==> design/flow/design.v <==
module  CONV(
	input		clk,
	input		reset,
	output	reg	busy,	
	input		ready,	
	output	reg [11:0]	iaddr,
	input	signed [19:0] idata,	
	output	 reg cwr,
	output	 reg [11:0]	caddr_wr,
	output	 reg [19:0]	cdata_wr,
	output	 reg	crd,
	output	 reg [11:0]	caddr_rd,
	input	 [19:0]	cdata_rd,
	output reg 	[2:0] 	csel
	);
	reg [11:0] image_addr;
	reg [11:0] L1_image_addr;
	reg [9:0] L1_write_addr;
	wire [11:0] L1_image_addr1;
	wire [11:0] L1_image_addr2;
	wire [11:0] L1_image_addr3;
	wire [11:0] image_addr1;
	wire [11:0] image_addr2;
	wire [11:0] image_addr3;
	wire [11:0] image_addr4;
	wire [11:0] image_addr5;
	wire [11:0] image_addr6;
	wire [11:0] image_addr7;
	wire [11:0] image_addr8;
	reg [2:0] state , next_state;
	reg [3:0] kernel_count;
	reg signed	[19:0] ker;
	reg signed [19:0] cdata_max;
	reg signed [39:0] gray_data;
	reg signed [39:0] L0_conv_data;
	wire signed [39:0] L0_round_data;
	wire signed [19:0] L0_relu_data;
	wire zero_padding;
	parameter  INIT = 3'b000 ;
	parameter  L0_READ = 3'b001 ;
	parameter  RELU = 3'b010 ;
	parameter  L0_WRITE = 3'b011 ;
	parameter  L1_INIT = 3'b100 ;
	parameter  L1_READ = 3'b101 ;
	parameter  L1_WRITE = 3'b110 ;
	parameter  FINISH = 3'b111 ;
always @(posedge clk or posedge reset) begin
	if (reset) begin
		state <= INIT;
	end
	else begin
		state <= next_state;
	end
end
always@(*)begin
    case (state)
        INIT:begin
			if(ready) next_state =  L0_READ;
            else next_state = INIT;
		end 
        L0_READ :begin
			if(kernel_count == 4'd10) next_state = RELU;
			else next_state = L0_READ;
		end 
		RELU :begin
			next_state = L0_WRITE;
		end 
		L0_WRITE: begin
			if(image_addr == 12'd4095) next_state = L1_INIT;
			else next_state = L0_READ;
		end
		L1_INIT: begin
			 next_state = L1_READ;
		end
		L1_READ: begin
			 if(kernel_count ==  4'd6) next_state = L1_WRITE;
			 else next_state = L1_READ;
		end
		L1_WRITE: begin
			 if(L1_write_addr == 10'd1023) next_state = FINISH;
			 else next_state = L1_READ;
		end
		FINISH: begin
			 next_state = FINISH;
		end
        default: begin
			next_state = FINISH;
		end
    endcase
end
always @(*) begin
    case (state)
        INIT: begin
                busy = 0;
				cwr =  0;
				csel = 3'b000;
				crd = 0;
        end 
        L0_READ: begin
                busy = 1;
				cwr =  0;
				csel = 3'b000;
				crd = 0; 
        end
		RELU: begin
				busy = 1;
				cwr =  0;
				csel = 3'b000;
				crd = 0;
		end
		L0_WRITE: begin
				busy = 1;
				cwr =  1;
				csel = 3'b001;
				crd = 0;
		end
		L1_INIT:begin
				busy = 1;
				cwr =  0;
				csel = 3'b000;
				crd = 0;
		end
		L1_READ:begin
				busy = 1;
				cwr =  0;
				csel = 3'b001;
				crd =  1;
		end
		L1_WRITE:begin
				busy = 1;
				cwr =  1;
				csel = 3'b011;
				crd =  0;
		end
        FINISH: begin
                busy = 0;
				cwr =  0;
				csel = 3'b000;
				crd = 0;
        end
        default: begin
                busy = 0;
				cwr =  0;
				csel = 3'b000;
				crd = 0;
		end
    endcase
end
always @(posedge clk) begin
	if(state == INIT) begin
		image_addr <= 12'b0;
	end
	else if(state == L0_WRITE ) begin
		image_addr <= image_addr + 1;
	end
end
assign image_addr1 = image_addr-12'b000001000001;
assign image_addr2 = image_addr1+12'b000000000001;
assign image_addr3 = image_addr2+12'b000000000001;
assign image_addr4 = image_addr-12'b000000000001;
assign image_addr5 = image_addr+12'b000000000001;
assign image_addr6 = image_addr+12'b000000111111;
assign image_addr7 = image_addr6+12'b000000000001;
assign image_addr8 = image_addr7+12'b000000000001;
always @(posedge clk ) begin
	case (kernel_count)
		4'd0: 	iaddr <= image_addr;
		4'd1: 	iaddr <= image_addr1;
		4'd2: 	iaddr <= image_addr2;
		4'd3:	iaddr <= image_addr3;
		4'd4:	iaddr <= image_addr4;
		4'd5:	iaddr <= image_addr5;
		4'd6:	iaddr <= image_addr6;
		4'd7:	iaddr <= image_addr7;
		4'd8:	iaddr <= image_addr8;
		default: begin
		end
	endcase
end
assign zero_padding = 	 ((image_addr[11:6] == 6'b000000) && (kernel_count==4'd2||kernel_count==4'd3||kernel_count==4'd4))
						||((image_addr[11:6] == 6'b111111) && (kernel_count==4'd7||kernel_count==4'd8||kernel_count==4'd9))
						||((image_addr[5:0] == 6'b000000) && (kernel_count==4'd2||kernel_count==4'd5||kernel_count==4'd7))
						||((image_addr[5:0]	== 6'b111111) && (kernel_count==4'd4||kernel_count==4'd6||kernel_count==4'd9));
always@(*) begin
	if(reset) begin
		ker = 20'HF8F71;
	end
	else begin
		case (kernel_count)
			4'd1:	ker = 20'HF8F71;
			4'd2:	ker = 20'H0A89E;
			4'd3:	ker = 20'H092D5;
			4'd4:	ker = 20'H06D43;
			4'd5:	ker = 20'H01004;
			4'd6:	ker = 20'HF6E54;
			4'd7:	ker = 20'HFA6D7;
			4'd8:	ker = 20'HFC834;
			4'd9:	ker = 20'HFAC19;
			default:ker = 20'H00000;
		endcase
	end
end
always @(posedge clk) begin
	if(state == INIT) begin
		gray_data <= 20'sb0;
	end
	else if(state == L0_READ ) begin
		case (kernel_count)
			4'd1: 	gray_data  <= (zero_padding)?20'sb0:idata*ker;
			4'd2: 	gray_data  <= (zero_padding)?20'sb0:idata*ker;
			4'd3:	gray_data  <= (zero_padding)?20'sb0:idata*ker;
			4'd4:	gray_data  <= (zero_padding)?20'sb0:idata*ker;
			4'd5:	gray_data  <= (zero_padding)?20'sb0:idata*ker;
			4'd6:	gray_data  <= (zero_padding)?20'sb0:idata*ker;
			4'd7:	gray_data  <= (zero_padding)?20'sb0:idata*ker;
			4'd8:	gray_data  <= (zero_padding)?20'sb0:idata*ker; 
			4'd9: 	gray_data  <= (zero_padding)?20'sb0:idata*ker;
			default: begin
				gray_data  <= 20'sb0;
			end
		endcase
	end
end
always @(posedge clk) begin
	if(state == INIT || state == RELU || state == L1_WRITE) begin
		kernel_count <= 4'b0;
	end
	else if(state == L0_READ ) begin
		kernel_count <= kernel_count + 1;
	end
	else if (state == L1_READ)begin
		kernel_count <= kernel_count + 1;
	end
end
always@(posedge clk or posedge reset) 
begin
	if(reset) begin
		L0_conv_data <= 0;
    end else if (state == L0_WRITE) begin 
        L0_conv_data <= 0;       
    end else begin 
        L0_conv_data <= L0_conv_data + gray_data;
    end
end
assign L0_round_data = (state == RELU && L0_conv_data[15] ) ? 
						(L0_conv_data+40'h0013110000):(L0_conv_data+40'h0013100000);
assign L0_relu_data =  (L0_round_data>0) ? L0_round_data[35:16] :20'b0; 
always @(posedge clk or posedge reset) begin
	if(reset)begin
		cdata_wr <= 0;
	end
	else begin
		case (state)
			INIT:		cdata_wr <= 0;
			L0_READ:	cdata_wr <= 0;
			RELU:		cdata_wr <= L0_relu_data;
			L0_WRITE:	cdata_wr <= cdata_wr;
			L1_INIT:	cdata_wr <= 0;
			L1_READ:	cdata_wr <= (kernel_count == 4'd6)?cdata_max:0;
			L1_WRITE:	cdata_wr <= 0;
			FINISH: 	cdata_wr <= 0;
			default: 	cdata_wr <= 0;
		endcase
	end
end
always @(posedge clk or posedge reset) begin
	if(reset)begin
		caddr_wr <= 0;
	end
	else begin
		case (state)
			INIT:		caddr_wr <= image_addr;
			L0_READ:	caddr_wr <= image_addr;
			RELU:		caddr_wr <= image_addr;
			L0_WRITE:	caddr_wr <= image_addr;
			L1_INIT:	caddr_wr <= L1_write_addr;
			L1_READ:	caddr_wr <= L1_write_addr;
			L1_WRITE:	caddr_wr <= L1_write_addr;
			FINISH: 	caddr_wr <= 0;
			default: 	begin
			end
		endcase
	end
end
always @(posedge clk or posedge reset) begin
	if (reset) begin
		L1_image_addr <=12'b0; 
	end
	else if(state == L1_WRITE) begin
		if(L1_image_addr[5:0] == 6'b111110)
			L1_image_addr <= L1_image_addr +12'b000001000010;
		else 
			L1_image_addr <= L1_image_addr +12'b000000000010;	
	end
end
assign L1_image_addr1 = L1_image_addr + 12'd1;
assign L1_image_addr2 = L1_image_addr + 12'd64;
assign L1_image_addr3 = L1_image_addr + 12'd65;
always @(posedge clk or posedge reset) begin
	if (reset) begin
		L1_write_addr <= 10'b0;
	end
	else if (state == L1_WRITE)begin
		L1_write_addr <= L1_write_addr +1;
	end
end
always@(posedge clk or posedge reset) begin
	if(reset) begin
		caddr_rd <= 12'b0;
	end
	else if (state == L1_READ)begin
		case (kernel_count)
			4'd1:	caddr_rd  <= L1_image_addr;
			4'd2:	caddr_rd  <= L1_image_addr1;
			4'd3:	caddr_rd  <= L1_image_addr2;
			4'd4:	caddr_rd  <= L1_image_addr3;
			default: caddr_rd <=  12'b0;
		endcase
	end
end
always@(posedge clk or posedge reset)begin
	if(reset) begin
		cdata_max <= 20'b0;
	end
	else if(state == L1_READ)begin
		case (kernel_count)
			4'd0:  	cdata_max  <= 20'b0;
			4'd1:  	cdata_max  <= 20'b0;
			4'd2:	cdata_max  <= (cdata_max >= cdata_rd)?cdata_max:cdata_rd;
			4'd3:	cdata_max  <= (cdata_max >= cdata_rd)?cdata_max:cdata_rd;
			4'd4:	cdata_max  <= (cdata_max >= cdata_rd)?cdata_max:cdata_rd;
			4'd5:	cdata_max  <= (cdata_max >= cdata_rd)?cdata_max:cdata_rd;
			default: begin
			end
		endcase
	end
end
endmodule
==> design/flow/run.sh <==
#!/bin/bash
# the make line also repeats each setting of config.mk as NAME=value (left out here)
make -C /OpenROAD-flow-scripts/flow DESIGN_CONFIG=/design/flow/config.mk WORK_HOME=/design/flow/orfs CLKGATE_MAP_FILE= finish
==> design/flow/config.mk <==
export PLATFORM = sky130hd
export DESIGN_NAME = CONV
export DESIGN_NICKNAME = CONV
export VERILOG_FILES = /design/flow/design.v
export SDC_FILE = /design/flow/constraint.sdc
export NUM_CORES = 4
export LEC_CHECK = 0
export CAP_MARGIN = 20
export CORE_ASPECT_RATIO = 1.02
export CORE_MARGIN = 2
export CORE_UTILIZATION = 72
export CTS_CLUSTER_SIZE = 37
export MAX_ROUTING_LAYER = met4
export PLACE_DENSITY_LB_ADDON = 0.0
export SETUP_SLACK_MARGIN = 1.66
export SLEW_MARGIN = 25
export TNS_END_PERCENT = 15
==> design/flow/constraint.sdc <==
create_clock -name core_clock -period 9.18 [get_ports {clk}]
set_input_delay 1.8360 -clock core_clock [delete_from_list [all_inputs] [get_ports {clk}]]
set_output_delay 1.8360 -clock core_clock [all_outputs]
set_load 0.01 [all_outputs]
==> results of run 1 <==
[final cells by class]
cell class | instances | area [um^2]
inverters | 565 | 2142
repair buffers | 229 | 2328
clock inverters | 7 | 42.54
clock buffers | 33 | 685.7
multi-input cells | 2272 | 21220
well taps | 525 | 656.9
flip-flops and latches | 213 | 5025
fillers | 2213 | 6719
[per-layer routing]
layer,vias to the layer above,wire [um],track usage
met5,-,0,-
met4,0,5498,0.2325
met1,11760,31170,0.5403
met3,447,9254,0.09538
met2,1615,40290,0.7024
li1,10420,-,-
[timing repair]
action	CTS	global route
buffers inserted	61	5
endpoints found under the setup margin	28	27
pin swaps	73	15
resized	133	15
gates cloned	8	0
[stage by stage]
stage               worst slack [ps]  area, um^2
floorplan                       1030       28870
CTS                             1201       31990
global route                   978.6       32100
detailed placement             166.3       30190
finish                          1077       32100
global placement               279.6       30190
==> ci_impl_report.md, run 1 <==
## Synthesis and layout report

| Metric | Value |
|---|---|
| HP Start | gray_data[0]$_SDFFE_PP0P_ |
| Post-synthesis cell count | around 3.2k |
| Worst path most repeated cell | fa_1 |
| CP max stage delay | between 500 and 600 ps |
| GPL Wtd Cong | between 0.9 and 1 |
| Synthesis area per yosys | 0.02823 mm^2 |
| Worst path buffer plus inverter count | 9 |
| Post-synth top cells | inv_1, fa_1, nand2_1, nor2_1, ha_1 |
| Non-Filler Instances | around 3.8k |
| Worst setup SP type | input port |
| Final Hold Violation Tally | 0 |
| WS Path Type | input port to register |
| Final Core Density | 0.8269 |
| Most frequent cell after synthesis | inv_1 |
| RSZ-0062 raised after global routing | yes |
| Initial antenna violation count | 0 |
| Core area | roughly 0.039 mm^2 |
| Die Y | 204.0 um |
| Final Max-Slew Violation Tally | 0 |
| Vias in the first global route | ~26k |
| Synth Flop Type | dfrtp_1 |
| Crit path capture type | register |
| Post-Synthesis Cell Area | between 0.02 and 0.03 mm^2 |
| Via-per-instance ratio | ~6.3 |
| Worst Setup EP | gray_data[34]$_SDFFE_PP0P_ |
| Grt ovf | 0 |
| Hold Crit Class | register to register |
| Sequential fraction of the synthesis area | 0.1780 |
| WP depth | 26 |
| Final HPWL DP | ~63000 um |
| Top Ports | approximately 110 |
| Die area | 0.04081 mm^2 |
| Data arrival, critical path | roughly 8500 ps |
| Post-synth regs | around 210 |
| Post-DR wirelength/cell | 22.43 um |
| Port Buf Inserts | 103 |
| NumNets Final | 3952 |
| Clk pin slew, worst setup/hold paths | roughly 60 ps |
| First-pass GRT wire length | around 140000 um |
| R2R depth | 25 |
| Area contributors post-synth | fa_1, dfrtp_1, ha_1 |
| Yosys top cell area share | 0.2929 |
| Synth Warn # | 1 |
| Critical Path RT | approximately 9600 ps |
| Number of buffers created by CTS | 22 |
| Main logic family after synthesis | adder cells |
| Worst-case clock skew | around 8.6 ps |
| Post-synthesis compound-gate area fraction | 0.1260 |
| Number of H-tree levels | 1 |
| Max_slew headroom | 0.3406 |
| Ys cells | 3191 |
| MaxCap Viol Count | 0 |
| Hold WS | ~470 ps |
| Sinks on Clock Net | around 210 |
| Setup-failing EPs final | 0 |
| Crit Reg-Reg Endpoint | gray_data[34]$_SDFFE_PP0P_ |
| Adder Area Share | 0.3799 |
| Worst-Skew Late Latency | approximately 520 ps |
| Number of antenna diodes | 0 |
| Mux share | 0.01179 |
| Critical path launch point | reset |
| CTS tree | yes |
| Total detailed-routing wirelength | around 86000 um |
| Drt first pass iters | 7 |
| Number of enable flip-flop cells | 12 |
| CP top delay family | adder cells |
| Init Core Util | 0.7272 |
| Via count | 24.25k |
| Flop-to-flop setup slack | roughly 2000 ps |
| Die width | 200.1 um |
| FMAX | 123.4 MHz |
| Worst Max-Slew Pin Slew | 988.0 ps |
| Synth Area in Simple Gates | 0.1588 |
| XOR Share, Synth | 0.04995 |
| Syn avg cell area | 8.846 um^2 |
| CP max-delay cell | fa_1 |
| Min-Delay Path Depth | 2 |
| Row cnt | about 73 |
| Outcome | timing/DRC/antenna clean |
| Tmin final | between 8000 and 9000 ps |
| Area delta synth->final | 13.71% |
| Total GRT Usage | 0.4450 |
| Root buffer cell | clkbuf_16 |
| Async SR Flop Fraction | 0.6009 |
| DR iter-0 viols | 2649 |
| Largest net degree at the start of global routing | 82 |
| Placed insts | approximately 3.7k |
| Worst-path maximum fanout | 7 |
| CTS Buffer Depth | 3 |
| Cell Type Count | about 94 |
| DR DRC count | 0 |
| Hold buffer count at CTS | 0 |
| Fin Setup TNS | 0 ps |
| Synth Net Count | 3840 |
| ANT nets after route | 0 |
| Hold Path End | gray_data[0]$_SDFFE_PP0P_ |
| Cycle use final | 0.8827 |
| Synth area leader | fa_1 |
| Tool warnings | ~44 |
==> inputs of run 2 (changes only) <==
Settings changed: SETUP_SLACK_MARGIN 1.66 to -0.53.
Clock period 9.18 ns to 6.33 ns, I/O delays scaled along.
==> run 2 against run 1 <==
Die area unchanged. The run now fails in global routing. Synthesized area did not move. Synthesized cell count unchanged.
==> ci_impl_report.md, run 2 <==
### Metrics collected by this job

| Metric | Value |
|---|---|
| Outcome | stopped before the end |
| Stopped at | global routing |
| Log Error | [ERROR GRT-0232] Routing congestion too high. Check the congestion heatmap in the GUI. |
| Synth Net Count | 3840 (unchanged) |
| Syn avg cell area | 8.846 um^2 (unchanged) |
| Main logic family after synthesis | adder cells |
| Placed insts | 3960 (+6.2%) |
| Yosys top cell area share | 0.2929 (unchanged) |
| Synth Flop Type | dfrtp_1 |
| Post-synthesis cell count | 3191 (unchanged) |
| Hold buffer count at CTS | 0 (unchanged) |
| Synth Warn # | 1 (unchanged) |
| Die width | 200.1 um (unchanged) |
| Core area | 0.03882 mm^2 (unchanged) |
| Synth area leader | fa_1 |
| Total GRT Usage | 0.6628 |
| Port Buf Inserts | 103 (unchanged) |
| Most frequent cell after synthesis | inv_1 |
| Post-synth top cells | inv_1, fa_1, nand2_1, nor2_1, ha_1 |
| GPL Wtd Cong | 0.9882 (+0.31%) |
| Area contributors post-synth | fa_1, dfrtp_1, ha_1 |
| Number of H-tree levels | 1 (unchanged) |
| Synth Area in Simple Gates | 0.1588 (unchanged) |
| Post-synth regs | 213 (unchanged) |
| Root buffer cell | clkbuf_16 |
| Ys cells | 3191 (unchanged) |
| Adder Area Share | 0.3799 (unchanged) |
| CTS Buffer Depth | 3 (unchanged) |
| Cell Type Count | 94 (unchanged) |
| XOR Share, Synth | 0.04995 (unchanged) |
| Number of buffers created by CTS | 22 (unchanged) |
| Die Y | 204.0 um (unchanged) |
| Post-synthesis compound-gate area fraction | 0.1260 (unchanged) |
| Init Core Util | 0.7272 (unchanged) |
| Post-Synthesis Cell Area | 0.02823 mm^2 (unchanged) |
| Die area | 0.04081 mm^2 (unchanged) |
| Row cnt | 73 (unchanged) |
| Grt ovf | 7 |
| Pre-CTS setup slack | -1963 ps (-2129 ps) |
| Top Ports | 105 (unchanged) |
| Area after DPL | 0.03213 mm^2 (+6.4%) |
| Final HPWL DP | 69480 um (+11%) |
| Mux share | 0.01179 (unchanged) |
| Synthesis area per yosys | 0.02823 mm^2 (unchanged) |
| Sinks on Clock Net | 213 (unchanged) |
| Async SR Flop Fraction | 0.6009 (unchanged) |
| Number of enable flip-flop cells | 12 (unchanged) |
| Sequential fraction of the synthesis area | 0.1780 (unchanged) |
## run 2: per-layer routing
| metal | overflow | track usage |
|---|---|---|
| met2 | 2 | 0.8445 |
| met5 | - | - |
| met4 | 5 | 0.6013 |
| met3 | 0 | 0.4460 |
| met1 | 0 | 0.6718 |
## run 2: timing repair
action                                  4_1_cts
hold endpoints to repair                      0
pin swaps                                    42
endpoints found under the setup margin       27
resized                                     113
setup buffers                                32
gates cloned                                  2
## run 2: stage by stage
step / setup TNS (ps) / util / hold slack (ps)
2_1_floorplan: -25440 / - / 432.3
3_3_place_gp: -43260 / 0.8278 / 449.2
3_5_place_dp: -47920 / 0.8278 / 461.3
4_1_cts: -21910 / 0.8610 / 485.1
==> inputs of run 3 (changes only) <==
Settings changed: CORE_ASPECT_RATIO 1.02 to default, CORE_UTILIZATION 72 to 71, CTS_CLUSTER_SIZE 37 to 33, PLACE_DENSITY_LB_ADDON 0.0 to 0.08, SETUP_SLACK_MARGIN -0.53 to default, SLEW_MARGIN 25 to 20, TNS_END_PERCENT 15 to default.
Clock period 6.33 ns to 6.92 ns, I/O delays scaled along.
==> run 3 against run 2 <==
The flow again stops in global routing. Synthesized area stayed put. Synthesized cell count stayed put. Die area is 1.4% higher.
==> ci_impl_report.md, run 3 <==
### Metrics collected by this job

| Metric | Value |
|---|---|
| Outcome | stopped before the end |
| Stopped at | global routing |
| Log Error | [ERROR GRT-0232] Routing congestion too high. Check the congestion heatmap in the GUI. |
| Init Core Util | 0.7154 (-0.01178) |
| Cell Type Count | 94 (unchanged) |
| Syn avg cell area | 8.846 um^2 (unchanged) |
| Ys cells | 3191 (unchanged) |
| Port Buf Inserts | 103 (unchanged) |
| Post-synth top cells | inv_1, fa_1, nand2_1, nor2_1, ha_1 |
| Number of enable flip-flop cells | 12 (unchanged) |
| Die Y | 203.4 um (-0.28%) |
| XOR Share, Synth | 0.04995 (unchanged) |
| Core area | 0.03946 mm^2 (+1.6%) |
| Post-synthesis cell count | 3191 (unchanged) |
| CTS Buffer Depth | 3 (unchanged) |
| Main logic family after synthesis | adder cells |
| Yosys top cell area share | 0.2929 (unchanged) |
| Row cnt | 73 (unchanged) |
| Hold buffer count at CTS | 0 (unchanged) |
| Sequential fraction of the synthesis area | 0.1780 (unchanged) |
| Synth Warn # | 1 (unchanged) |
| Total GRT Usage | 0.7934 |
| Area after DPL | 0.03214 mm^2 (about the same) |
| Final HPWL DP | 70140 um (+0.95%) |
| Post-Synthesis Cell Area | 0.02823 mm^2 (unchanged) |
| Most frequent cell after synthesis | inv_1 |
| GPL Wtd Cong | 1.028 (+4.0%) |
| Post-synth regs | 213 (unchanged) |
| Mux share | 0.01179 (unchanged) |
| Synth Net Count | 3840 (unchanged) |
| Number of buffers created by CTS | 24 (+9.1%) |
| Synthesis area per yosys | 0.02823 mm^2 (unchanged) |
| Number of H-tree levels | 1 (unchanged) |
| Top Ports | 105 (unchanged) |
| Die width | 203.4 um (+1.7%) |
| Synth area leader | fa_1 |
| Sinks on Clock Net | 213 (unchanged) |
| Root buffer cell | clkbuf_16 |
| Placed insts | 3967 (+0.18%) |
| Grt ovf | roughly 110 |
| Post-synthesis compound-gate area fraction | 0.1260 (unchanged) |
| Synth Area in Simple Gates | 0.1588 (unchanged) |
| Async SR Flop Fraction | 0.6009 (unchanged) |
| Area contributors post-synth | fa_1, dfrtp_1, ha_1 |
| Adder Area Share | 0.3799 (unchanged) |
| Die area | 0.04137 mm^2 (+1.4%) |
| Synth Flop Type | dfrtp_1 |
## run 3: per-stage QoR
step                      hold WS, ps  worst slack (ps)
after floorplan                 436.2            -778.0
after global placement          448.0             -1330
after detailed placement        459.3             -1528
after CTS                       469.5            -497.4
## run 3: metal layers
metal	overflow	global-route usage
met5	-	-
met4	43	0.7651
met3	9	0.6457
met2	59	0.9338
met1	1	0.7803
## run 3: timing repair
| action | 4_1_cts |
|---|---|
| gates cloned | 6 |
| endpoints found under the setup margin | 30 |
| setup buffers | 61 |
| resized | 207 |
| pin swaps | 143 |
==> inputs of run 4 (changes only) <==
Settings changed: CAP_MARGIN 20 to 0, CORE_UTILIZATION 71 to 72, CTS_CLUSTER_SIZE 33 to default, MAX_ROUTING_LAYER met4 to default, PLACE_DENSITY from default to 0.39, PLACE_DENSITY_LB_ADDON 0.08 to default, TNS_END_PERCENT from default to 10.
Clock period 6.92 ns to 5.78 ns, I/O delays scaled along.
==> run 4 against run 3 <==
The run again fails in global routing. Synthesized cell count unchanged. Synthesized area stayed put. Die area is 1.4% lower.
==> ci_impl_report.md, run 4 <==
### Metrics collected by this job

| Metric | Value |
|---|---|
| Top Ports | 105 (unchanged) |
| Stopped at | global routing |
| Synth Net Count | 3840 (unchanged) |
| Number of buffers created by CTS | 24 (unchanged) |
| Core area | 0.03865 mm^2 (-2.1%) |
| Cell Type Count | 94 (unchanged) |
| GPL Wtd Cong | 0.9828 (-4.4%) |
| Post-synth regs | 213 (unchanged) |
| Ys cells | 3191 (unchanged) |
| Hold buffer count at CTS | 0 (unchanged) |
| Post-Synthesis Cell Area | 0.02823 mm^2 (unchanged) |
| Adder Area Share | 0.3799 (unchanged) |
| Main logic family after synthesis | adder cells |
| Die Y | 202.0 um (-0.68%) |
| Outcome | stopped before the end |
| Pre-CTS setup slack | -2336 ps (-807.7 ps) |
| Post-synthesis compound-gate area fraction | 0.1260 (unchanged) |
| Number of H-tree levels | 1 (unchanged) |
| Placed insts | 3965 (-0.050%) |
| Init Core Util | 0.7304 (+0.01501) |
| Synth Flop Type | dfrtp_1 |
| Post-synth top cells | inv_1, fa_1, nand2_1, nor2_1, ha_1 |
| Synth Area in Simple Gates | 0.1588 (unchanged) |
| Final HPWL DP | 71820 um (+2.4%) |
| Most frequent cell after synthesis | inv_1 |
| Area contributors post-synth | fa_1, dfrtp_1, ha_1 |
| Sinks on Clock Net | 213 (unchanged) |
| Number of enable flip-flop cells | 12 (unchanged) |
| Synth area leader | fa_1 |
| Root buffer cell | clkbuf_16 |
| Die area | 0.04081 mm^2 (-1.4%) |
| CTS Buffer Depth | 3 (unchanged) |
| Post-synthesis cell count | 3191 (unchanged) |
| Yosys top cell area share | 0.2929 (unchanged) |
| Mux share | 0.01179 (unchanged) |
| Syn avg cell area | 8.846 um^2 (unchanged) |
| Row cnt | 72 (-1.4%) |
| Die width | 202.0 um (-0.68%) |
| Sequential fraction of the synthesis area | 0.1780 (unchanged) |
| Synthesis area per yosys | 0.02823 mm^2 (unchanged) |
| Port Buf Inserts | 103 (unchanged) |
| XOR Share, Synth | 0.04995 (unchanged) |
| Synth Warn # | 1 (unchanged) |
| Async SR Flop Fraction | 0.6009 (unchanged) |
run 4: per-stage QoR:
stage	hold slack (ps)	area (um^2)
after detailed placement	467.9	32150
after global placement	447.7	32150
after CTS	474.8	33810
after floorplan	432.3	28870
run 4: repair_timing:
action                                  CTS
resized                                 143
pin swaps                                78
cloned                                    3
endpoints found under the setup margin   34
hold endpoints to repair                  0
setup buffers                            32
==> inputs of run 5 (changes only) <==
Settings changed: ABC_AREA from default to 1, CAP_MARGIN 0 to 20, CTS_CLUSTER_DIAMETER from default to 393, CTS_CLUSTER_SIZE from default to 10, HOLD_SLACK_MARGIN from default to 0.27, PLACE_DENSITY 0.39 to default, SETUP_SLACK_MARGIN from default to 1.49, TNS_END_PERCENT 10 to default.
Clock period 5.78 ns to 7.83 ns, I/O delays scaled along.
==> run 5 against run 4 <==
The flow again stops in global routing. Die area is 2.7% higher. Synthesized cell count is 19% higher. Synthesized area is 2.8% higher.
==> ci_impl_report.md, run 5 <==
### Metrics collected by this job

| Metric | Value |
|---|---|
| Final HPWL DP | 79110 um (+10%) |
| Post-Synthesis Cell Area | 0.02902 mm^2 (+2.8%) |
| Top Ports | 105 (unchanged) |
| GPL Wtd Cong | 0.9968 (+1.4%) |
| Outcome | stopped before the end |
| Post-synthesis compound-gate area fraction | 0.1036 (-0.02239) |
| Most frequent cell after synthesis | inv_1 |
| Post-synthesis cell count | 3804 (+19%) |
| Sinks on Clock Net | 213 (unchanged) |
| Synthesis area per yosys | 0.02902 mm^2 (+2.8%) |
| Syn avg cell area | 7.628 um^2 (-14%) |
| Number of buffers created by CTS | 25 (+4.2%) |
| Number of H-tree levels | 1 (unchanged) |
| Area contributors post-synth | fa_1, dfrtp_1, inv_1 |
| Root buffer cell | clkbuf_16 |
| Core area | 0.03973 mm^2 (+2.8%) |
| Yosys top cell area share | 0.2850 (-0.007944) |
| Log Error | [ERROR GRT-0116] Global routing finished with congestion. Check the congestion regions in the DRC Viewer. |
| Sequential fraction of the synthesis area | 0.1732 (-0.004828) |
| Init Core Util | 0.7303 (about the same) |
| Synth Area in Simple Gates | 0.2138 (+0.05499) |
| Total GRT Usage | 0.7993 |
| XOR Share, Synth | 0.01962 (-0.03033) |
| CTS Buffer Depth | 3 (unchanged) |
| Adder Area Share | 0.3682 (-0.01168) |
| Number of enable flip-flop cells | 12 (unchanged) |
| Hold buffer count at CTS | 0 (unchanged) |
| Post-synth regs | 213 (unchanged) |
| Mux share | 0 (-0.01179) |
| Async SR Flop Fraction | 0.6009 (unchanged) |
| Synth Flop Type | dfrtp_1 |
| Ys cells | 3804 (+19%) |
| Synth Net Count | 4453 (+16%) |
| Row cnt | 73 (+1.4%) |
| Synth area leader | fa_1 |
| Grt ovf | between 1.5k and 2k |
| Placed insts | 4622 (+17%) |
| Die Y | 204.7 um (+1.4%) |
| Port Buf Inserts | 103 (unchanged) |
| Synth Warn # | 1 (unchanged) |
| Die area | 0.04192 mm^2 (+2.7%) |
| Cell Type Count | 63 (-33%) |
| Main logic family after synthesis | adder cells |
| Stopped at | global routing |
| Die width | 204.7 um (+1.4%) |
| Post-synth top cells | inv_1, nand2_1, nor2_1, fa_1, a21oi_1 |
==> run 5: layer usage <==
metal | overflow | track usage
met1 | 236 | 0.8222
met2 | 817 | 0.9649
met3 | 201 | 0.6524
met4 | 337 | 0.6923
met5 | 26 | 0.5036
==> run 5: per-stage QoR <==
stage	setup slack [ps]	cell area [um^2]
2_1_floorplan	372.8	30030
3_3_place_gp	-501.2	33550
3_5_place_dp	-835.3	33570
4_1_cts	354.3	35970
==> run 5: timing repair <==
item / in CTS
gates resized: 344
buffers inserted: 75
cloned: 4
endpoints found under the setup margin: 34
pin swaps: 146
==> inputs of run 6 (changes only) <==
Settings changed: ABC_AREA 1 to default, CORE_MARGIN 2 to 7, CORE_UTILIZATION 72 to 40, CTS_CLUSTER_DIAMETER 393 to default, CTS_CLUSTER_SIZE 10 to default, HOLD_SLACK_MARGIN 0.27 to default, SETUP_SLACK_MARGIN 1.49 to default, SLEW_MARGIN 20 to 10.
Clock period 7.83 ns to 10.0 ns, I/O delays scaled along.
==> run 6 against run 5 <==
Now clean on timing, DRC and antenna. Synthesized area down 2.7%. Die area up 87%. Synthesized cell count fell by 16%.
==> ci_impl_report.md, run 6 <==
## Synthesis and layout report

| Metric | Value |
|---|---|
| Worst Setup EP | gray_data[39]$_SDFFE_PP0P_ |
| Mux share | 0.01179 (+0.01179) |
| Drt first pass iters | 5 |
| Final HPWL DP | 62160 um (-21%) |
| Die area | 0.07820 mm^2 (+87%) |
| Post-CTS Setup Inserts | 0 (-100%) |
| Tool warnings | a little over 40 |
| Synthesis area per yosys | 0.02823 mm^2 (-2.7%) |
| Min-Delay Path Depth | 2 |
| First-pass GRT wire length | between 100000 and 150000 um |
| Post-synth regs | 213 (unchanged) |
| Post-DR wirelength/cell | roughly 18 um |
| Synth Warn # | 1 (unchanged) |
| Final Max-Slew Violation Tally | 0 |
| Final Hold Violation Tally | 0 |
| Number of H-tree levels | 1 (unchanged) |
| Synth Net Count | 3840 (-14%) |
| Die width | 279.7 um (+37%) |
| Number of antenna diodes | 0 |
| Total detailed-routing wirelength | between 70000 and 80000 um |
| GPL Wtd Cong | 0.9415 (-5.5%) |
| Total GRT Usage | 0.1944 |
| Vias in the first global route | around 23k |
| Hold Crit Class | register to register |
| Top Ports | 105 (unchanged) |
| Cycle use final | 0.9142 |
| Via-per-instance ratio | between 5 and 6 |
| DR iter-0 viols | about 1.4k |
| Worst-case clock skew | between 20 and 25 ps |
| Critical path launch point | reset |
| CP max-delay cell | fa_1 |
| Crit Reg-Reg Endpoint | gray_data[39]$_SDFFE_PP0P_ |
| HP Start | gray_data[0]$_SDFFE_PP0P_ |
| Post-Synthesis Cell Area | 0.02823 mm^2 (-2.7%) |
| Row cnt | 97 (+33%) |
| Post-synth top cells | inv_1, fa_1, nand2_1, nor2_1, ha_1 |
| Adder Area Share | 0.3799 (+0.01168) |
| Main logic family after synthesis | adder cells |
| Outcome | timing/DRC/antenna clean |
| Worst-Skew Late Latency | 550 ps |
| Root buffer cell | clkbuf_16 |
| Post-cts resize count | 0 (-100%) |
| Area delta synth->final | 11.81% |
| RSZ-0062 raised after global routing | no |
| Die Y | 279.7 um (+37%) |
| CTS tree | yes |
| Initial antenna violation count | 0 |
| Non-Filler Instances | around 4.2k |
| Worst path most repeated cell | fa_1 |
| WP depth | 25 |
| Worst setup SP type | input port |
| ANT nets after route | 0 |
| Syn avg cell area | 8.846 um^2 (+16%) |
| Worst-path maximum fanout | 30 |
| Pre-CTS setup slack | 317.0 ps (+1152 ps) |
| CTS Buffer Depth | 3 (unchanged) |
| DR DRC count | 0 |
| Synth Flop Type | dfrtp_1 |
| Ys cells | 3191 (-16%) |
| Flop-to-flop setup slack | between 2000 and 3000 ps |
| MaxCap Viol Count | 0 |
| Number of enable flip-flop cells | 12 (unchanged) |
| Count of filler cells inserted in the layout | 6958 |
| Clk pin slew, worst setup/hold paths | approximately 60 ps |
| Via count | 21.85k |
| Core area | 0.06991 mm^2 (+76%) |
| Sequential fraction of the synthesis area | 0.1780 (+0.004828) |
| Hold buffer count at CTS | 0 (unchanged) |
| Post-synthesis compound-gate area fraction | 0.1260 (+0.02239) |
| Final Core Density | 0.4515 |
| CP top delay family | adder cells |
| FMAX | about 110 MHz |
| Placed insts | 4183 (-9.5%) |
| Async SR Flop Fraction | 0.6009 (unchanged) |
| Setup WS post-layout | roughly 860 ps |
| Tmin final | 9142 ps |
| Cell Type Count | 94 (+49%) |
| Setup-failing EPs final | 0 |
| Data arrival, critical path | roughly 9600 ps |
| Hold Path End | gray_data[0]$_SDFFE_PP0P_ |
| Number of buffers created by CTS | 25 (unchanged) |
| NumNets Final | between 3k and 4k |
| Crit path capture type | register |
| WS Path Type | input port to register |
| Grt ovf | 0 |
| Synth Area in Simple Gates | 0.1588 (-0.05499) |
| R2R depth | 23 |
| Init Core Util | 0.4038 (-0.3265) |
| Largest net degree at the start of global routing | 71 |
| Fin Setup TNS | 0 ps |
| Post-synthesis cell count | 3191 (-16%) |
| Synth area leader | fa_1 |
| Most frequent cell after synthesis | inv_1 |
| Yosys top cell area share | 0.2929 (+0.007944) |
| Area contributors post-synth | fa_1, dfrtp_1, ha_1 |
| Max_slew headroom | 0.3221 |
| XOR Share, Synth | 0.04995 (+0.03033) |
| Sinks on Clock Net | 213 (unchanged) |
| Critical Path RT | about 10000 ps |
| CP max stage delay | approximately 550 ps |
| Worst Max-Slew Pin Slew | 1015 ps |
| Port Buf Inserts | 103 (unchanged) |
| Worst path buffer plus inverter count | 6 |
run 6: through the flow:
| stage | cell area [um^2] | hold slack [ps] |
|---|---|---|
| 3_3_place_gp | 30690 | 457.4 |
| 4_1_cts | 31550 | 467.4 |
| 5_1_grt | 31560 | 493.6 |
| 3_5_place_dp | 30690 | 459.3 |
| 6_report | 31560 | 464.8 |
| 2_1_floorplan | 28230 | 432.3 |
run 6: layout make-up:
type / count / area, um^2 / share of cell area
sequential: 213 / 5025 / 0.1592
timing repair buffer: 197 / 1841 / 0.05832
inverter: 565 / 2126 / 0.06735
clock buffer: 35 / 724.4 / 0.02295
clock inverter: 11 / 137.6 / 0.004361
tap: 940 / 1176 / 0.03726
multi-input combinational: 2269 / 20530 / 0.6505
run 6: layer usage:
| layer | vias to the layer above | global-route usage | wire, um | share of wire |
|---|---|---|---|---|
| li1 | 10360 | - | - | - |
| met2 | 517 | 0.3307 | 35790 | 0.47 |
| met1 | 10880 | 0.2711 | 35290 | 0.46 |
| met5 | - | 0 | 0 | 0 |
| met4 | 0 | 0.03421 | 1317 | 0.017 |
| met3 | 95 | 0.02115 | 3507 | 0.046 |
==> inputs of run 7 (changes only) <==
Settings changed: ABC_AREA from default to 1, CORE_MARGIN 7 to 2, CORE_UTILIZATION 40 to 72, CTS_CLUSTER_DIAMETER from default to 393, SLEW_MARGIN 10 to 20.
Clock period 10.0 ns to 7.24 ns, I/O delays scaled along.
==> run 7 against run 6 <==
The flow now stops in global routing. Synthesized cell count rose by 19%. Synthesized area rose by 2.8%. Die area fell by 46%.
==> ci_impl_report.md, run 7 <==
### Metrics collected by this job

| Metric | Value |
|---|---|
| Synth Area in Simple Gates | 0.2138 (+0.05499) |
| Post-synth regs | 213 (unchanged) |
| Synth Net Count | 4453 (+16%) |
| Post-synth top cells | inv_1, nand2_1, nor2_1, fa_1, a21oi_1 |
| Sinks on Clock Net | 213 (unchanged) |
| Post-Synthesis Cell Area | 0.02902 mm^2 (+2.8%) |
| Init Core Util | 0.7303 (+0.3265) |
| Synthesis area per yosys | 0.02902 mm^2 (+2.8%) |
| Adder Area Share | 0.3682 (-0.01168) |
| Row cnt | 73 (-25%) |
| Root buffer cell | clkbuf_16 |
| Main logic family after synthesis | adder cells |
| Hold buffer count at CTS | 0 (unchanged) |
| CTS Buffer Depth | 3 (unchanged) |
| Area contributors post-synth | fa_1, dfrtp_1, inv_1 |
| Number of buffers created by CTS | 23 (-8.0%) |
| Top Ports | 105 (unchanged) |
| Grt ovf | roughly 160 |
| Total GRT Usage | 0.6740 |
| Outcome | stopped before the end |
| XOR Share, Synth | 0.01962 (-0.03033) |
| Cell Type Count | 63 (-33%) |
| Async SR Flop Fraction | 0.6009 (unchanged) |
| Syn avg cell area | 7.628 um^2 (-14%) |
| Final HPWL DP | 78900 um (+27%) |
| Synth area leader | fa_1 |
| Die area | 0.04192 mm^2 (-46%) |
| Number of enable flip-flop cells | 12 (unchanged) |
| Ys cells | 3804 (+19%) |
| Yosys top cell area share | 0.2850 (-0.007944) |
| Die Y | 204.7 um (-27%) |
| Most frequent cell after synthesis | inv_1 |
| Placed insts | 4618 (+10%) |
| Post-synthesis compound-gate area fraction | 0.1036 (-0.02239) |
| Mux share | 0 (-0.01179) |
| Core area | 0.03973 mm^2 (-43%) |
| Synth Warn # | 1 (unchanged) |
| Synth Flop Type | dfrtp_1 |
| Sequential fraction of the synthesis area | 0.1732 (-0.004828) |
| Port Buf Inserts | 103 (unchanged) |
| Log Error | [ERROR GRT-0116] Global routing finished with congestion. Check the congestion regions in the DRC Viewer. |
| GPL Wtd Cong | 1.034 (+9.8%) |
| Die width | 204.7 um (-27%) |
| Number of H-tree levels | 1 (unchanged) |
| Stopped at | global routing |
| Post-synthesis cell count | 3804 (+19%) |
[run 7: timing repair]
action	in CTS
endpoints found under the setup margin	30
cloned	3
hold endpoints to repair	0
resized	234
buffers inserted	45
pin swaps	96
[run 7: per-layer routing]
layer | GRT usage | overflow
met5 | 0.2119 | 0
met2 | 0.8615 | 80
met1 | 0.6961 | 4
met4 | 0.6470 | 76
met3 | 0.4723 | 1
[run 7: metrics by stage]
| stage | worst slack [ps] | cell area [um^2] | TNS [ps] | hold WS, ps |
|---|---|---|---|---|
| CTS | -50.82 | 35180 | -91.12 | 483.8 |
| detailed placement | -1257 | 33270 | -29130 | 470.5 |
| global placement | -911.2 | 33250 | -22360 | 459.3 |
| floorplan | -99.21 | 29710 | -641.3 | 441.6 |
==> inputs of run 8 (changes only) <==
Settings changed: ABC_AREA 1 to default, CTS_CLUSTER_DIAMETER 393 to 398, CTS_CLUSTER_SIZE from default to 98, PLACE_DENSITY from default to 0.39.
Clock period 7.24 ns to 6.52 ns, I/O delays scaled along.
==> run 8 against run 7 <==
The flow again stops in global routing. Synthesized area fell by 2.7%. Synthesized cell count fell by 16%. Die area fell by 2.7%.
==> ci_impl_report.md, run 8 <==
### Metrics collected by this job

| Metric | Value |
|---|---|
| Synth Flop Type | dfrtp_1 |
| Synth area leader | fa_1 |
| CTS Buffer Depth | 3 (unchanged) |
| Init Core Util | 0.7304 (about the same) |
| Async SR Flop Fraction | 0.6009 (unchanged) |
| Ys cells | 3191 (-16%) |
| Row cnt | 72 (-1.4%) |
| Most frequent cell after synthesis | inv_1 |
| Port Buf Inserts | 103 (unchanged) |
| Number of H-tree levels | 1 (unchanged) |
| Post-synthesis cell count | 3191 (-16%) |
| Synth Warn # | 1 (unchanged) |
| Total GRT Usage | 0.6879 |
| Grt ovf | between 50 and 60 |
| Syn avg cell area | 8.846 um^2 (+16%) |
| Number of enable flip-flop cells | 12 (unchanged) |
| Log Error | [ERROR GRT-0232] Routing congestion too high. Check the congestion heatmap in the GUI. |
| Sequential fraction of the synthesis area | 0.1780 (+0.004828) |
| Post-synth regs | 213 (unchanged) |
| Final HPWL DP | 71320 um (-9.6%) |
| Synth Net Count | 3840 (-14%) |
| Cell Type Count | 94 (+49%) |
| Die area | 0.04081 mm^2 (-2.7%) |
| Number of buffers created by CTS | 6 (-74%) |
| Core area | 0.03865 mm^2 (-2.7%) |
| Area contributors post-synth | fa_1, dfrtp_1, ha_1 |
| GPL Wtd Cong | 0.9868 (-4.5%) |
| Die width | 202.0 um (-1.3%) |
| Post-synthesis compound-gate area fraction | 0.1260 (+0.02239) |
| Top Ports | 105 (unchanged) |
| Main logic family after synthesis | adder cells |
| Die Y | 202.0 um (-1.3%) |
| Synthesis area per yosys | 0.02823 mm^2 (-2.7%) |
| Synth Area in Simple Gates | 0.1588 (-0.05499) |
| Stopped at | global routing |
| XOR Share, Synth | 0.04995 (+0.03033) |
| Placed insts | 3953 (-14%) |
| Outcome | stopped before the end |
| Post-Synthesis Cell Area | 0.02823 mm^2 (-2.7%) |
| Yosys top cell area share | 0.2929 (+0.007944) |
| Root buffer cell | clkbuf_16 |
| Area after DPL | 0.03210 mm^2 (-3.5%) |
| Hold buffer count at CTS | 0 (unchanged) |
| Adder Area Share | 0.3799 (+0.01168) |
| Mux share | 0.01179 (+0.01179) |
| Sinks on Clock Net | 213 (unchanged) |
| Post-synth top cells | inv_1, fa_1, nand2_1, nor2_1, ha_1 |
[run 8: routing by layer]
metal	track usage	overflow
met2	0.8778	30
met4	0.6360	26
met1	0.7012	0
met3	0.5173	0
met5	0.1976	0
[run 8: through the flow]
stage	hold WS (ps)	setup WS, ps
CTS	499.1	-761.0
detailed placement	468.9	-1775
global placement	446.3	-1567
floorplan	436.2	-1098
[run 8: timing repair]
item                                    in CTS
pin swaps                                  125
resized                                    162
setup buffers                               46
endpoints found under the setup margin      32
cloned                                       6
==> inputs of run 9 (changes only) <==
Settings changed: CORE_ASPECT_RATIO from default to 1.02, CTS_CLUSTER_DIAMETER 398 to default, CTS_CLUSTER_SIZE 98 to 37, MAX_ROUTING_LAYER from default to met4, PLACE_DENSITY 0.39 to 0.38, SETUP_SLACK_MARGIN from default to 2.68, SLEW_MARGIN 20 to 25, TNS_END_PERCENT from default to 15.
Clock period 6.52 ns to 9.18 ns, I/O delays scaled along.
==> run 9 against run 8 <==
Now clean on timing, DRC and antenna. Synthesized cell count stayed put. Die area about the same. Synthesized area unchanged.
==> ci_impl_report.md, run 9 <==
## Synthesis and layout report

| Metric | Value |
|---|---|
| Outcome | timing/DRC/antenna clean |
| Sinks on Clock Net | 213 (unchanged) |
| Fin Setup TNS | 0 ps |
| CTS tree | yes |
| Flop-to-flop setup slack | about 1900 ps |
| Post-DR wirelength/cell | ~23 um |
| Tool warnings | 46 |
| RSZ-0062 raised after global routing | yes |
| XOR Share, Synth | 0.04995 (unchanged) |
| Total GRT Usage | 0.4281 |
| Final Hold Violation Tally | 0 |
| DR iter-0 viols | 2648 |
| Critical Path RT | roughly 9600 ps |
| Synth Warn # | 1 (unchanged) |
| R2R depth | 23 |
| Synth area leader | fa_1 |
| Max_slew headroom | 0.3116 |
| Worst Setup EP | gray_data[38]$_SDFFE_PP0P_ |
| ANT nets after route | 0 |
| FMAX | 119.5 MHz |
| CP top delay family | adder cells |
| Area delta synth->final | 14.06% |
| Most frequent cell after synthesis | inv_1 |
| Crit path capture type | register |
| Post-synth regs | 213 (unchanged) |
| Ys cells | 3191 (unchanged) |
| CP max stage delay | between 500 and 600 ps |
| Number of H-tree levels | 1 (unchanged) |
| Worst-path maximum fanout | 12 |
| Via-per-instance ratio | 6.409 |
| Post-synthesis compound-gate area fraction | 0.1260 (unchanged) |
| Die area | 0.04081 mm^2 (about the same) |
| Crit Reg-Reg Endpoint | gray_data[39]$_SDFFE_PP0P_ |
| Critical path launch point | idata[18] |
| First-pass GRT wire length | 131500 um |
| Synth Area in Simple Gates | 0.1588 (unchanged) |
| HP Start | gray_data[25]$_SDFFE_PP0P_ |
| Adder Area Share | 0.3799 (unchanged) |
| Worst path buffer plus inverter count | 5 |
| Die Y | 204.0 um (+0.98%) |
| Worst setup SP type | input port |
| Setup-failing EPs final | 0 |
| Tmin final | ~8400 ps |
| Post-synth top cells | inv_1, fa_1, nand2_1, nor2_1, ha_1 |
| Synth Flop Type | dfrtp_1 |
| Grt ovf | 0 |
| Worst-Skew Late Latency | about 540 ps |
| Hold Crit Class | register to register |
| DR DRC count | 0 |
| Worst-case clock skew | about 21 ps |
| Total detailed-routing wirelength | around 89000 um |
| Number of buffers created by CTS | 23 (+17) |
| Root buffer cell | clkbuf_16 |
| Worst Max-Slew Pin Slew | slightly above 1000 ps |
| Main logic family after synthesis | adder cells |
| Via count | around 25k |
| Synth Net Count | 3840 (unchanged) |
| Yosys top cell area share | 0.2929 (unchanged) |
| Largest net degree at the start of global routing | between 70 and 80 |
| Final Max-Slew Violation Tally | 0 |
| Placed insts | 3732 (-5.6%) |
| CTS Buffer Depth | 3 (unchanged) |
| Cell Type Count | 94 (unchanged) |
| CP max-delay cell | clkdlybuf4s15_1 |
| Synthesis area per yosys | 0.02823 mm^2 (unchanged) |
| Async SR Flop Fraction | 0.6009 (unchanged) |
| Data arrival, critical path | 8780 ps |
| Row cnt | 73 (+1.4%) |
| Post-Synthesis Cell Area | 0.02823 mm^2 (unchanged) |
| Die width | 200.1 um (-0.97%) |
| Core area | 0.03882 mm^2 (+0.44%) |
| Init Core Util | 0.7272 (-0.003225) |
| Hold Path End | gray_data[25]$_SDFFE_PP0P_ |
| Cell Chain, Critical Path | clkdlybuf4s15_1 > and2_1 > fa_1 > inv_1 > fa_1 > fa_1 > inv_2 > fa_2 > fa_2 > fa_1 > inv_2 > fa_1 > inv_2 > ha_4 > a211oi_2 > o21ai_1 > a211oi_2 > o31ai_2 > a31o_2 > o31ai_4 > o21ai_2 > xor2_1 > a22o_1 |
| Final HPWL DP | 62640 um (-12%) |
| WP depth | 23 |
| Syn avg cell area | 8.846 um^2 (unchanged) |
| Non-Filler Instances | ~3.8k |
| Min-Delay Path Depth | 2 |
| Cycle use final | 0.9119 |
| Port Buf Inserts | 103 (unchanged) |
| MaxCap Viol Count | 0 |
| Sequential fraction of the synthesis area | 0.1780 (unchanged) |
| Area contributors post-synth | fa_1, dfrtp_1, ha_1 |
| GPL Wtd Cong | 1.008 (+2.1%) |
| Post-synthesis cell count | 3191 (unchanged) |
| Mux share | 0.01179 (unchanged) |
| Worst path most repeated cell | fa_1 |
| Vias in the first global route | 24.98k |
| NumNets Final | ~4k |
| Drt first pass iters | 6 |
| Clk pin slew, worst setup/hold paths | 60 ps |
| Initial antenna violation count | 1 |
| Number of enable flip-flop cells | 12 (unchanged) |
| WS Path Type | input port to register |
| Top Ports | 105 (unchanged) |
==> run 9: area by class of cell <==
| class | instances | area [um^2] |
|---|---|---|
| multi-input cells | 2273 | 21290 |
| inverters | 565 | 2137 |
| clock buffers | 32 | 747.0 |
| repair buffers | 226 | 2197 |
| clock inverters | 10 | 140.1 |
| fillers | 2138 | 6620 |
| diodes | 1 | 2.502 |
| flip-flops and latches | 213 | 5025 |
| well taps | 525 | 656.9 |
==> run 9: repair_timing <==
item / in CTS / in global routing
endpoints found under the setup margin: 33 / 34
gates resized: 44 / 89
cloned: 2 / 6
buffers inserted: 29 / 33
hold endpoints to repair: 0 / 0
hold buffers: 0 / 0
pin swaps: 12 / 72
==> run 9: stage by stage <==
| stage | util | hold slack, ps | setup slack (ps) | cell area [um^2] |
|---|---|---|---|---|
| after CTS | 0.8120 | 482.1 | 1085 | 31520 |
| after floorplan | - | 432.3 | 1030 | 28870 |
| final | 0.8295 | 487.4 | 808.9 | 32200 |
| after global routing | 0.8295 | 502.8 | 712.8 | 32200 |
| after global placement | 0.7787 | 450.6 | 294.6 | 30230 |
| after detailed placement | 0.7787 | 471.0 | 60.43 | 30230 |
==> run 9: metal layers <==
metal / up-vias / wire (um) / share of wire / global-route usage
met5: - / 0 / 0 / -
met4: 0 / 6122 / 0.069 / 0.1942
met3: 566 / 9246 / 0.10 / 0.07987
met2: 1778 / 41660 / 0.47 / 0.6858
met1: 11870 / 32120 / 0.36 / 0.5313
li1: 10430 / - / - / -
==> inputs of run 10 (changes only) <==
Settings changed: CORE_ASPECT_RATIO 1.02 to 0.91, CORE_UTILIZATION 72 to 68, CTS_CLUSTER_SIZE 37 to 32, PLACE_DENSITY 0.38 to default, SETUP_SLACK_MARGIN 2.68 to -0.5, SLEW_MARGIN 25 to 20, TNS_END_PERCENT 15 to default.
Clock period 9.18 ns to 6.92 ns, I/O delays scaled along.
==> run 10 against run 9 <==
Now fails the layout checks on negative setup slack. Utilization down 1.2 points. Critical path depth increased by 3. Synthesized cell count is the same. Global-route usage is 2.7 points lower. Sequential share of layout area down 0.66 points. Routed wire length decreased by 7.3%. Critical path type unchanged. Critical endpoint is now gray_data[39]$_SDFFE_PP0P_.
==> ci_impl_report.md, run 10 <==
## Synthesis and layout report

| Metric | Value |
|---|---|
| Crit path capture type | register |
| Grt ovf | 0 (unchanged) |
| Setup-failing EPs final | 26 (+26) |
| Clk pin slew, worst setup/hold paths | 70 ps (about the same) |
| Number of buffers created by CTS | 22 (-4.3%) |
| Cell Type Count | 94 (unchanged) |
| Worst-case clock skew | 14.30 ps (-6.642 ps) |
| Count of filler cells inserted in the layout | 2464 (+15%) |
| Worst setup SP type | input port |
| Syn avg cell area | 8.846 um^2 (unchanged) |
| Post-Synthesis Cell Area | 0.02823 mm^2 (unchanged) |
| Core area | 0.04113 mm^2 (+6.0%) |
| Main logic family after synthesis | adder cells |
| Die width | 217.6 um (+8.8%) |
| Synth Area in Simple Gates | 0.1588 (unchanged) |
| Root buffer cell | clkbuf_16 |
| Synth Flop Type | dfrtp_1 |
| MaxCap Viol Count | 0 (unchanged) |
| Row cnt | 71 (-2.7%) |
| Die Y | 198.4 um (-2.8%) |
| Post-synthesis compound-gate area fraction | 0.1260 (unchanged) |
| CP max-delay cell | fa_1 |
| NumNets Final | 4136 (+4.7%) |
| Worst Setup EP | gray_data[39]$_SDFFE_PP0P_ |
| Yosys top cell area share | 0.2929 (unchanged) |
| ANT nets after route | 0 (unchanged) |
| CP top delay family | adder cells |
| Port Buf Inserts | 103 (unchanged) |
| Final HPWL DP | 63720 um (+1.7%) |
| Outcome | failed layout checks |
| Synth area leader | fa_1 |
| Data arrival, critical path | 7900 ps (-880 ps) |
| Post-synthesis cell count | 3191 (unchanged) |
| CTS tree | yes |
| Sequential fraction of the synthesis area | 0.1780 (unchanged) |
| Tmin final | about 7500 ps |
| Min-Delay Path Depth | 2 (unchanged) |
| Post-DR wirelength/cell | 20.40 um (-12%) |
| Pre-CTS setup slack | -1449 ps (-1509 ps) |
| DR iter-0 viols | 2207 (-17%) |
| Synth Net Count | 3840 (unchanged) |
| Worst-path maximum fanout | 7 (-5) |
| Max_slew headroom | 0.3089 (-0.002695) |
| Largest net degree at the start of global routing | 66 (-12%) |
| Mux share | 0.01179 (unchanged) |
| Number of enable flip-flop cells | 12 (unchanged) |
| First-pass GRT wire length | 132100 um (+0.46%) |
| Final Hold Violation Tally | 0 (unchanged) |
| DR DRC count | 0 (unchanged) |
| Hold Path End | gray_data[5]$_SDFFE_PP0P_ |
| Critical Path RT | 7340 ps (-2250 ps) |
| FMAX | around 130 MHz |
| Die area | 0.04316 mm^2 (+5.8%) |
| R2R depth | 27 (+17%) |
| Finished Cell Area | 0.03361 mm^2 (+4.4%) |
| Top Ports | 105 (unchanged) |
| Post-synth top cells | inv_1, fa_1, nand2_1, nor2_1, ha_1 |
| HP Start | gray_data[5]$_SDFFE_PP0P_ |
| Synthesis area per yosys | 0.02823 mm^2 (unchanged) |
| WS Path Type | input port to register |
| Worst path buffer plus inverter count | 7 (+2) |
| Number of H-tree levels | 1 (unchanged) |
| Area delta synth->final | 19.08% |
| Area contributors post-synth | fa_1, dfrtp_1, ha_1 |
| Ys cells | 3191 (unchanged) |
| Setup WS post-layout | -560.6 ps (-1369 ps) |
| Drt first pass iters | 8 (+2) |
| Worst Max-Slew Pin Slew | 1035 ps (+4.037 ps) |
| Tool warnings | 46 (unchanged) |
| Sinks on Clock Net | 213 (unchanged) |
| Hold Crit Class | register to register |
| Via count | 24.47k (-0.71%) |
| Cycle use final | 1.081 (+0.1691) |
| Area after DPL | 0.03216 mm^2 (+6.4%) |
| Initial antenna violation count | 4 (+3) |
| Critical path launch point | reset |
| Init Core Util | 0.6863 (-0.04088) |
| Total detailed-routing wirelength | 82650 um (-7.3%) |
| Worst path most repeated cell | fa_1 |
| Crit Reg-Reg Endpoint | gray_data[39]$_SDFFE_PP0P_ |
| Via-per-instance ratio | 6.038 (-5.8%) |
| GPL Wtd Cong | 0.9844 (-2.3%) |
| Synth Warn # | 1 (unchanged) |
| WP depth | 26 (+13%) |
| Worst-Skew Late Latency | 530 ps (about the same) |
| Hold buffer count at CTS | 0 (unchanged) |
| Layout check failures | negative setup slack |
| RSZ-0062 raised after global routing | yes |
| Post-synth regs | 213 (unchanged) |
| Total GRT Usage | 0.4015 (-0.02669) |
| Async SR Flop Fraction | 0.6009 (unchanged) |
| CP max stage delay | 540 ps (-40 ps) |
| CTS Buffer Depth | 3 (unchanged) |
| Vias in the first global route | 26.25k (+5.1%) |
| Final Max-Slew Violation Tally | 0 (unchanged) |
| Flop-to-flop setup slack | 50 ps (-1880 ps) |
| Adder Area Share | 0.3799 (unchanged) |
| XOR Share, Synth | 0.04995 (unchanged) |
| Most frequent cell after synthesis | inv_1 |
==> run 10: metal layers <==
layer  GRT usage  vias up  share of wire
li1            -    10780              -
met4      0.1730        0          0.053
met1      0.4835    12140           0.38
met2      0.6745     1171           0.49
met5           -        -              0
met3     0.06190      376          0.078
==> run 10: area by class of cell <==
type	count	area, um^2	area share
multi-input cells	2269	21320	0.6344
flip-flops and latches	213	5025	0.1495
repair buffers	416	3681	0.1095
inverters	565	2136	0.06354
well taps	547	684.4	0.02036
clock buffers	30	665.6	0.01980
clock inverters	10	93.84	0.002792
diodes	2	5.005	0.0001489
==> run 10: repair_timing <==
action / 4_1_cts / 5_1_grt
gates cloned: 3 / 2
buffers inserted: 34 / 17
endpoints found under the hold margin: 0 / 0
pin swaps: 36 / 40
resized: 98 / 53
endpoints found under the setup margin: 22 / 22
==> run 10: through the flow <==
step / instances / TNS (ps) / hold slack (ps) / util
6_report: 4052 / -10350 / 474.7 / 0.8172
5_1_grt: 4052 / -14710 / 503.9 / 0.8172
4_1_cts: 4038 / -9851 / 475.1 / 0.8082
3_5_place_dp: 3980 / -34540 / 465.5 / 0.7819
3_3_place_gp: 3980 / -30530 / 450.6 / 0.7819
2_1_floorplan: 3191 / -12060 / 432.3 / -
==> inputs of run 11 (changes only) <==
Settings changed: ABC_AREA from default to 1, CORE_ASPECT_RATIO 0.91 to default, CORE_UTILIZATION 68 to 72, CTS_CLUSTER_SIZE 32 to 40, HOLD_SLACK_MARGIN from default to 0.3, MAX_ROUTING_LAYER met4 to default, PLACE_DENSITY_LB_ADDON from default to 0.19, SETUP_SLACK_MARGIN -0.5 to default.
Clock period 6.92 ns to 5.26 ns, I/O delays scaled along.
==> run 11 against run 10 <==
Synthesized cell count up 19%. Synthesized area up 2.8%. The flow now stops in global routing. Die area down 2.9%.
==> ci_impl_report.md, run 11 <==
### Metrics collected by this job

| Metric | Value |
|---|---|
| Yosys top cell area share | 0.2850 (-0.007944) |
| Area after DPL | 0.03383 mm^2 (+5.2%) |
| Post-synth regs | 213 (unchanged) |
| Die width | 204.7 um (-5.9%) |
| Init Core Util | 0.7303 (+0.04397) |
| Number of H-tree levels | 1 (unchanged) |
| GPL Wtd Cong | 1.007 (+2.3%) |
| Adder Area Share | 0.3682 (-0.01168) |
| Grt ovf | just under 700 |
| Outcome | stopped before the end |
| Main logic family after synthesis | adder cells |
| Syn avg cell area | 7.628 um^2 (-14%) |
| Log Error | [ERROR GRT-0116] Global routing finished with congestion. Check the congestion regions in the DRC Viewer. |
| Post-synthesis compound-gate area fraction | 0.1036 (-0.02239) |
| Synth area leader | fa_1 |
| Port Buf Inserts | 103 (unchanged) |
| Core area | 0.03973 mm^2 (-3.4%) |
| Number of buffers created by CTS | 24 (+9.1%) |
| Final HPWL DP | 79380 um (+25%) |
| Async SR Flop Fraction | 0.6009 (unchanged) |
| Synth Flop Type | dfrtp_1 |
| CTS Buffer Depth | 3 (unchanged) |
| Number of enable flip-flop cells | 12 (unchanged) |
| Post-Synthesis Cell Area | 0.02902 mm^2 (+2.8%) |
| Root buffer cell | clkbuf_16 |
| Row cnt | 73 (+2.8%) |
| Stopped at | global routing |
| Synthesis area per yosys | 0.02902 mm^2 (+2.8%) |
| Die Y | 204.7 um (+3.2%) |
| Mux share | 0 (-0.01179) |
| XOR Share, Synth | 0.01962 (-0.03033) |
| Die area | 0.04192 mm^2 (-2.9%) |
| Sinks on Clock Net | 213 (unchanged) |
| Area contributors post-synth | fa_1, dfrtp_1, inv_1 |
| Post-synth top cells | inv_1, nand2_1, nor2_1, fa_1, a21oi_1 |
| Top Ports | 105 (unchanged) |
| Synth Warn # | 1 (unchanged) |
| Post-synthesis cell count | 3804 (+19%) |
| Sequential fraction of the synthesis area | 0.1732 (-0.004828) |
| Synth Net Count | 4453 (+16%) |
| Most frequent cell after synthesis | inv_1 |
| Synth Area in Simple Gates | 0.2138 (+0.05499) |
| Cell Type Count | 63 (-33%) |
| Total GRT Usage | 0.8082 |
| Ys cells | 3804 (+19%) |
[run 11: metal layers]
metal | GRT overflow | track usage
met1 | 18 | 0.8033
met2 | 414 | 0.9736
met3 | 22 | 0.6586
met4 | 227 | 0.8010
met5 | 1 | 0.3821
[run 11: repair_timing]
action,CTS
cloned,4
endpoints found under the setup margin,35
hold buffers,0
pin swaps,201
endpoints found under the hold margin,0
gates resized,416
buffers inserted,80
[run 11: through the flow]
step	worst slack, ps	instances	hold slack (ps)
after detailed placement	-2726	4648	466.5
after global placement	-2548	4648	457.8
after floorplan	-1683	3804	441.6
after CTS	-1517	4775	476.2
